wip/yarrow:
// lascon_top
module lascon_top #(
    parameter int LASCON_VARIANT = 0
)(
    input  logic                                clk,
    input  logic                                rst,
    input  logic [2:0]                          mode_i,      
    input  logic [31:0]                         xof_len_i,   
    input  logic                                start_i,     
    input  logic                                abort_i,     
    output logic                                busy_o,      
    output logic                                done_o,      
    output logic                                tag_fail_o,  
    input  logic [63:0]                         s_axis_tdata,   
    input  logic [7:0]                          s_axis_tkeep,   
    input  logic [3:0]                          s_axis_tuser,   
    input  logic                                s_axis_tlast,   
    input  logic                                s_axis_tvalid,  
    output logic                                s_axis_tready,  
    output logic [63:0]                         m_axis_tdata,   
    output logic [7:0]                          m_axis_tkeep,   
    output logic [3:0]                          m_axis_tuser,   
    output logic                                m_axis_tlast,   
    output logic                                m_axis_tvalid,  
    input  logic                                m_axis_tready   
);
For scale: roughly 49000 sq um of cells after synthesis.
export LEC_CHECK = 0
export CAP_MARGIN = 35
export CELL_PAD_IN_SITES_GLOBAL_PLACEMENT = 3
export CORE_ASPECT_RATIO = 1.85
export CORE_MARGIN = 2
export CORE_UTILIZATION = 66
export CTS_CLUSTER_SIZE = 15
export HOLD_SLACK_MARGIN = -0.03
export PLACE_DENSITY = 0.43
export SETUP_SLACK_MARGIN = 1.05
export SLEW_MARGIN = 20
create_clock -name core_clock -period 5.37 [get_ports {clk}]
run.sh (not shown) runs the stock make flow with config.mk's settings and CLKGATE_MAP_FILE=.
What ended wip/yarrow was a tool error in global placement without I/O (3_1_place_gp_skip_io); the run never finished.
The inputs of wip/raven differ from those of wip/yarrow as listed below.
# wip/yarrow
export LEC_CHECK = 0
export CAP_MARGIN = 35
export CELL_PAD_IN_SITES_GLOBAL_PLACEMENT = 3
export CORE_ASPECT_RATIO = 1.85
export CORE_MARGIN = 2
export CORE_UTILIZATION = 66
export CTS_CLUSTER_SIZE = 15
export HOLD_SLACK_MARGIN = -0.03
export PLACE_DENSITY = 0.43
export SETUP_SLACK_MARGIN = 1.05
export SLEW_MARGIN = 20
create_clock -name core_clock -period 5.37 [get_ports {clk}]
# wip/raven
export LEC_CHECK = 0
export CAP_MARGIN = 20
export CORE_MARGIN = 2
export CORE_UTILIZATION = 59
export SETUP_SLACK_MARGIN = 1.34
export SLEW_MARGIN = 20
create_clock -name core_clock -period 5.15 [get_ports {clk}]
Findings:
wip/raven did not run to completion, as it errored out during global routing (5_1_grt). Note that the die width recorded for wip/raven amounts to 1.4 times the value seen in wip/yarrow. Vertical die dimension (wip/raven vs. wip/yarrow) decreases by more than 10%. For die size, dividing the value from wip/yarrow by the value from wip/raven gives 0.897.
Inputs modified between wip/raven and wip/fjord:
# wip/raven
export LEC_CHECK = 0
export CAP_MARGIN = 20
export CORE_MARGIN = 2
export CORE_UTILIZATION = 59
export SETUP_SLACK_MARGIN = 1.34
export SLEW_MARGIN = 20
create_clock -name core_clock -period 5.15 [get_ports {clk}]
# wip/fjord
export LEC_CHECK = 0
export CAP_MARGIN = 20
export CORE_MARGIN = 2
export CORE_UTILIZATION = 16
export SETUP_SLACK_MARGIN = 0.3
export SLEW_MARGIN = 20
create_clock -name core_clock -period 6.76 [get_ports {clk}]
Results
wip/fjord closes out successfully: all stages finished, all timing, DRC and antenna checks passed.
Compared with wip/raven, in wip/fjord CTS buffer count grew by 4, buffer count from post-CTS setup fixing shrank by 109, placed standard-cell area grew by 1700 sq um.
Reported for wip/fjord and wip/raven, area of the mapped netlist turned out identical to the last digit.
What wip/raven reported for floorplan die width has to be multiplied by 1.9 to get the figure for wip/fjord.
Relative to wip/raven, initial cell density of the core has decreased by 44 points in wip/fjord.
Die boundary height (wip/fjord over wip/raven): increase, about 90%
Input changes introduced in wip/ember (baseline for comparison: wip/fjord):
# wip/fjord
export LEC_CHECK = 0
export CAP_MARGIN = 20
export CORE_MARGIN = 2
export CORE_UTILIZATION = 16
export SETUP_SLACK_MARGIN = 0.3
export SLEW_MARGIN = 20
create_clock -name core_clock -period 6.76 [get_ports {clk}]
# wip/ember
export LEC_CHECK = 0
export CAP_MARGIN = 20
export CORE_MARGIN = 2
export CORE_UTILIZATION = 68
export CTS_CLUSTER_SIZE = 35
export SLEW_MARGIN = 20
create_clock -name core_clock -period 6.02 [get_ports {clk}]
Findings:
- The log for wip/ember ends in global routing (5_1_grt) with error GRT-0116, so the run never completed.
- No stage failed in wip/fjord, and the final checks on the layout all came back clean.
- In the flow results for wip/fjord and wip/ember, the die width is larger on wip/fjord.
- Summary — total CTS buffers, wip/ember relative to wip/fjord: lower, by 10.
- H-tree depth: wip/ember lower than wip/fjord
- Comparing wip/ember against wip/fjord, there is no change at all in post-synthesis instance total.
- wip/ember — count of instances resized after the clock tree is built 32% higher, wip/fjord as reference
- wip/ember improves on wip/fjord in post-detailed-placement half-perimeter wirelength.
- Die area of wip/ember falls short of that of wip/fjord by more than half.
- Compared with wip/fjord, in wip/ember number of standard-cell rows in the floorplan down about 50%, count of buffers inserted at the top-level ports barely changed, number of placed instances, taps included dropped 3181.


Starting RTL as in the previous note.
// lascon_top
module lascon_top #(
    parameter int LASCON_VARIANT = 0
)(
    input  logic                                clk,
    input  logic                                rst,
    input  logic [2:0]                          mode_i,      
    input  logic [31:0]                         xof_len_i,   
    input  logic                                start_i,     
    input  logic                                abort_i,     
    output logic                                busy_o,      
    output logic                                done_o,      
    output logic                                tag_fail_o,  
    input  logic [63:0]                         s_axis_tdata,   
    input  logic [7:0]                          s_axis_tkeep,   
    input  logic [3:0]                          s_axis_tuser,   
    input  logic                                s_axis_tlast,   
    input  logic                                s_axis_tvalid,  
    output logic                                s_axis_tready,  
    output logic [63:0]                         m_axis_tdata,   
    output logic [7:0]                          m_axis_tkeep,   
  ...
make LEC_CHECK=0 ABC_AREA=1 CAP_MARGIN=35 CELL_PAD_IN_SITES_DETAIL_PLACEMENT=2 CORE_MARGIN=3 CORE_UTILIZATION=24 GPL_ROUTABILITY_DRIVEN=0 GPL_TIMING_DRIVEN=0 PLACE_DENSITY_LB_ADDON=0.21 SLEW_MARGIN=20 finish   # period 3.9 ns
The first run ended with an error in global routing.
==> next run, changes <==
Settings changed: ABC_AREA 1 to default, CAP_MARGIN 35 to 20, CELL_PAD_IN_SITES_DETAIL_PLACEMENT 2 to default, CORE_MARGIN 3 to 2, CORE_UTILIZATION 24 to 43, GPL_ROUTABILITY_DRIVEN 0 to default, GPL_TIMING_DRIVEN 0 to default, PLACE_DENSITY_LB_ADDON 0.21 to default, SETUP_SLACK_MARGIN from default to 0.3.
Clock period 3.9 ns to 4.35 ns, I/O delays scaled along.
The changed run completed and failed the layout checks on negative setup slack.
Synthesized cell count fell by about a fifth.
Synthesized area is about the same.
Die area fell by well over a third.


## before
lascon_top again, from the RTL that the note above started with.
clock: 5.51 ns
lec_check: 0
cap_margin: 20
core_margin: 2
core_utilization: 68
cts_cluster_diameter: 352
cts_cluster_size: 35
setup_slack_margin: 0.3
slew_margin: 20
Status(before) = ERROR, stage = global routing
Input-level comparison between after and before:
- a change of CTS_CLUSTER_DIAMETER from 352 to 358
- a change of CORE_UTILIZATION from 68 to 63
What ended after was a tool error in global routing; the run never finished. Compared with before, after degrades die area. Against before, after comes in about 4% higher on die width. Sort after and before by pre-CTS setup slack asc -> top: after. Number of core rows ended up about 4% higher on after than on before.


lascon_top again, from the RTL that the note above started with.
Settings: LEC_CHECK=0, CAP_MARGIN=20, CELL_PAD_IN_SITES_GLOBAL_PLACEMENT=1, CORE_MARGIN=2, CORE_UTILIZATION=66, MAX_ROUTING_LAYER=met4, PLACE_DENSITY_LB_ADDON=0.17, SETUP_SLACK_MARGIN=0.3, SLEW_MARGIN=20; clock period 7.75 ns.
The first run stopped in 5_1_grt with GRT-0232.
==> next run, changes <==
--- a/flow/config.mk
+++ b/flow/config.mk
@@ -8 +8,2 @@
-export CAP_MARGIN = 20
+export ABC_AREA = 1
+export CAP_MARGIN = 25
@@ -10 +11 @@
-export CORE_MARGIN = 2
+export CORE_MARGIN = 9
@@ -11,0 +13 @@
+export CTS_CLUSTER_SIZE = 81
@@ -15 +17,2 @@
-export SLEW_MARGIN = 20
+export SLEW_MARGIN = 30
+export TNS_END_PERCENT = 10
- Now the flow aborted during 3_1_place_gp_skip_io, error FLW-0024
- area after synthesis stays flat
- synthesized cell count rose by 25%
- die size rose by 11%
==> next run, changes <==
==> flow/config.mk (replaced) <==
export PLATFORM = sky130hd
export DESIGN_NAME = lascon_top
export DESIGN_NICKNAME = lascon_top
export VERILOG_FILES = /design/flow/design.v
export SDC_FILE = /design/flow/constraint.sdc
export NUM_CORES = 4
export LEC_CHECK = 0
export CAP_MARGIN = 20
export CORE_MARGIN = 2
export CORE_UTILIZATION = 57
export SETUP_SLACK_MARGIN = 0.3
export SLEW_MARGIN = 20
==> flow/constraint.sdc (replaced) <==
create_clock -name core_clock -period 4.49 [get_ports {clk}]
set_input_delay 0.8980 -clock core_clock [delete_from_list [all_inputs] [get_ports {clk}]]
set_output_delay 0.8980 -clock core_clock [all_outputs]
set_load 0.01 [all_outputs]
=> The changed run stopped in 5_1_grt; die size climbs by a few percent; synthesized area stays flat; synthesized cell count drops by about a fifth.
==> next run, changes <==
--- a/flow/config.mk
+++ b/flow/config.mk
@@ -7,0 +8 @@
+export ABC_AREA = 1
@@ -10,0 +12 @@
+export CTS_CLUSTER_SIZE = 94
==> flow/constraint.sdc (replaced) <==
create_clock -name core_clock -period 3.83 [get_ports {clk}]
set_input_delay 0.7660 -clock core_clock [delete_from_list [all_inputs] [get_ports {clk}]]
set_output_delay 0.7660 -clock core_clock [all_outputs]
set_load 0.01 [all_outputs]
After rerunning: The changed run finished but failed the layout checks on negative setup slack; synthesized area barely changes; die area stays flat; synthesized cell count came out higher by 25%.
==> next run, changes <==
--- a/flow/config.mk
+++ b/flow/config.mk
@@ -11 +11,2 @@
-export CORE_UTILIZATION = 57
+export CORE_UTILIZATION = 67
+export CTS_CLUSTER_DIAMETER = 373
@@ -13 +14 @@
-export SETUP_SLACK_MARGIN = 0.3
+export SETUP_SLACK_MARGIN = 1.14
Now the flow ended with an error in 5_1_grt; area after synthesis stays the same; synthesized cell count is unchanged; die area shrinks by about a fifth.
==> next run, changes <==
--- a/flow/config.mk
+++ b/flow/config.mk
@@ -8 +7,0 @@
-export ABC_AREA = 1
@@ -11,4 +10,2 @@
-export CORE_UTILIZATION = 67
-export CTS_CLUSTER_DIAMETER = 373
-export CTS_CLUSTER_SIZE = 94
-export SETUP_SLACK_MARGIN = 1.14
+export CORE_UTILIZATION = 40
+export SETUP_SLACK_MARGIN = 0.3
==> flow/constraint.sdc (replaced) <==
create_clock -name core_clock -period 7.0 [get_ports {clk}]
set_input_delay 1.4000 -clock core_clock [delete_from_list [all_inputs] [get_ports {clk}]]
set_output_delay 1.4000 -clock core_clock [all_outputs]
set_load 0.01 [all_outputs]
With this change the flow went through all stages and came out clean.
Area after synthesis hardly moves.
Die area went up by 66%.
Synthesized cell count went down by 20%.
